== old ==
==> flow/design.v <==
module dffhr (d, r, clk, q);
  parameter WIDTH = 1;
  input 			r;
  input 			clk;
  input 	[WIDTH-1:0] 	d;
  output 	[WIDTH-1:0] 	q;
  reg 		[WIDTH-1:0] 	q;
  always @ (posedge clk) 
    if ( r ) 
      q <= {WIDTH{1'b0}};
    else
      q <= d;
endmodule  
module sha1_round (cv_in, w, round, cv_out);
   input [159:0] cv_in;
   input [31:0]  w;
   input [6:0]   round;
   output [159:0] cv_out;
   reg [31:0]     k;
   reg [31:0]     f;
   wire [31:0]    a_shift;
   wire [31:0]    b_shift;
   wire [31:0]    add_result;
   wire [31:0]    a = cv_in[159:128];
   wire [31:0]    b = cv_in[127:96];
   wire [31:0]    c = cv_in[95:64];
   wire [31:0]    d = cv_in[63:32];
   wire [31:0]    e = cv_in[31:0];
   always @(round)
     begin
        k = 32'd0;
        if ((round >= 7'd0) && (round <= 7'd19))
          k = 32'h5A827999;
        if ((round >= 7'd20) && (round <= 7'd39))
          k = 32'h6ED9EBA1;
        if ((round >= 7'd40) && (round <= 7'd59))
          k = 32'h8F1BBCDC;
        if ((round >= 7'd60) && (round <= 7'd79))
          k = 32'hCA62C1D6;
     end  
   always @(round or b or c or d)
     begin
        f = 32'd0;
        if ((round >= 7'd0) && (round <= 7'd19))
          f = ((b & c) | (~b & d));
        if ((round >= 7'd20) && (round <= 7'd39))
          f = (b ^ c ^ d);
        if ((round >= 7'd40) && (round <= 7'd59))
          f = ((b & c) | (b & d) | (c & d));
        if ((round >= 7'd60) && (round <= 7'd79))
          f = (b ^ c ^ d);
     end  
   assign a_shift = {a[26:0], a[31:27]};
   assign b_shift = {b[1:0], b[31:2]};
   assign add_result = (a_shift + ((f + k) + (e + w)));
   assign cv_out = {add_result, a, b_shift, c, d};
endmodule  
module sha1_exec(clk, reset, start, data_in, load_in, cv, 
  use_prev_cv, busy, out_valid, cv_next);
   input clk, reset;     
   input start;
   input [31:0] data_in;
   input load_in;
   input [159:0] cv;
   input use_prev_cv;
   output        busy;
   output        out_valid;
   output [159:0] cv_next;  
   reg            busy;         
   reg            out_valid;    
   reg [6:0]      rnd_cnt_d;    
   wire [6:0]     rnd_cnt_q;    
   wire [159:0]   rnd_d;        
   wire [159:0]   rnd_q;
   wire [159:0]   sha1_round_wire;   
   wire [159:0]   cv_d;         
   wire [159:0]   cv_q;         
   wire [159:0]   cv_next_d;    
   wire [159:0]   cv_next_q;
   parameter      IDLE = 2'b00;
   parameter      CALC = 2'b01;
   parameter      VALID_OUT = 2'b10;
   parameter      VALID_OUT2 = 2'b11;
   wire [1:0]     state; 
   reg [1:0]      next_state;
   wire [511:0]   w_d;
   wire [511:0]   w_q;
   wire [511:0]   w_temp;
   wire [31:0]    w;    
   wire [31:0]    w_gen_temp = w_temp[511:480] ^ w_temp[447:416] ^ 
                  w_temp[255:224] ^ w_temp[95:64];  
   wire [31:0]    w_gen = {w_gen_temp[30:0], w_gen_temp[31]};
   assign         w_d = ((load_in == 1'b1) ? w_temp :
                  ((rnd_cnt_q < 7'd15) ? w_temp : 
                  {w_gen, w_temp[479:0]}));
   assign w_temp = (state == CALC) ? {w_q[479:0], w_q[511:480]} : 
     ((load_in == 1'b1) ? {w_q[479:0], data_in} : w_q);
   assign w = w_q[511:480];
   sha1_round sha1_round(.cv_in(rnd_q), .w(w), .round(rnd_cnt_q),
                           .cv_out(sha1_round_wire));
   assign         rnd_d = ((state == CALC) ? sha1_round_wire : 
     (use_prev_cv == 1'b1) ? cv_next_q : cv);
   assign         cv_d = ((state == CALC) ? cv_q : 
     (use_prev_cv == 1'b1) ? cv_next_q : cv);
   assign         cv_next_d = (state == VALID_OUT) ? 
                                ({cv_q[159:128] + rnd_q[159:128],
                                  cv_q[127:96] + rnd_q[127:96],
                                  cv_q[95:64] + rnd_q[95:64],
                                  cv_q[63:32] + rnd_q[63:32],
                                  cv_q[31:0] + rnd_q[31:0]}) :
                                  (cv_next_q);
   assign         cv_next = cv_next_q;
   always @(state or start or rnd_cnt_q)
     begin
        out_valid = 1'b0;       
        busy = 1'b0;
        rnd_cnt_d = 7'b0000000;
        case (state)
          IDLE : begin
             out_valid = 1'b0;
             rnd_cnt_d = 7'b0000000;
             if (start) begin
                busy = 1'b1;
                next_state = CALC;
             end
             else begin
                busy = 1'b1;
                next_state = IDLE;
             end
          end  
          CALC : begin
             busy = 1'b1;
             out_valid = 1'b0;
             if (start) begin
                next_state = IDLE;
                rnd_cnt_d = 7'd0000000;
             end
             else if (rnd_cnt_q == 7'd79) begin
                next_state = VALID_OUT;
                rnd_cnt_d = 7'd0000000;
             end
             else begin
                next_state = CALC;
                rnd_cnt_d = rnd_cnt_q + 7'd0000001;
             end
          end  
          VALID_OUT : begin
             busy = 1'b1;
             out_valid = 1'b0;       
             if (start) begin
                next_state = IDLE;
                rnd_cnt_d = 7'd0000000;
             end else begin
                next_state = VALID_OUT2;
             end
          end     
          VALID_OUT2 : begin
             busy = 1'b0;
             out_valid = 1'b1;
             if (start) begin
                next_state = CALC;
             end
             else begin
                next_state = IDLE;
             end
          end
          default : begin
             next_state = IDLE;
          end
        endcase
     end          
   dffhr #(7) rnd_cnt_reg (.d(rnd_cnt_d), .q(rnd_cnt_q),
                           .clk(clk), .r(reset));
   dffhr #(2) state_reg (.d(next_state), .q(state), 
                         .clk(clk), .r(reset)); 
   dffhr #(512) w_reg (.d(w_d), .q(w_q), .clk(clk), .r(reset));
   dffhr #(160) cv_reg (.d(cv_d), .q(cv_q), .clk(clk), .r(reset));
   dffhr #(160) rnd_reg (.d(rnd_d), .q(rnd_q), .clk(clk), .r(reset));
   dffhr #(160) cv_next_reg (.d(cv_next_d), .q(cv_next_q),
                             .clk(clk), .r(reset));   
endmodule  
clock: 4.11 ns
lec_check: 0
cap_margin: 0
cell_pad_in_sites_global_placement: 0
core_aspect_ratio: 0.71
core_margin: 2
core_utilization: 72
cts_cluster_size: 36
gpl_routability_driven: 1
max_routing_layer: met4
place_density: 0.64
setup_slack_margin: 0.71
slew_margin: 20
run.sh (not shown) runs the stock make flow with config.mk's settings and CLKGATE_MAP_FILE=.
old finished all stages; however, its layout fails the closing checks, the failures being negative setup slack.
Here is what was changed in the inputs of new compared with old.
Settings: clearing PLACE_DENSITY, which used to be 0.64; clearing GPL_ROUTABILITY_DRIVEN, which used to be 1; clearing CORE_ASPECT_RATIO, which used to be 0.71; clearing MAX_ROUTING_LAYER, which used to be met4; swapping 0 for 20 in CAP_MARGIN; clearing SETUP_SLACK_MARGIN, which used to be 0.71; clearing CTS_CLUSTER_SIZE, which used to be 36; swapping 72 for 23 in CORE_UTILIZATION; clearing CELL_PAD_IN_SITES_GLOBAL_PLACEMENT, which used to be 0; swapping 4.11 for 6.97 in the clock period (ns, I/O delays scaled along).
==> comparison <==
- new: all stages complete, timing, DRC and antenna checks passed
- Post-route worst setup slack, new and old: higher on new
- On global routing usage summed across all routing layers, the lower figure sits with new, not old.
- I/O pin count came out exactly the same in new and old.
- new vs old: clock skew up
- new vs. old: synthesized area did not really move, total wire length after detailed routing went up.
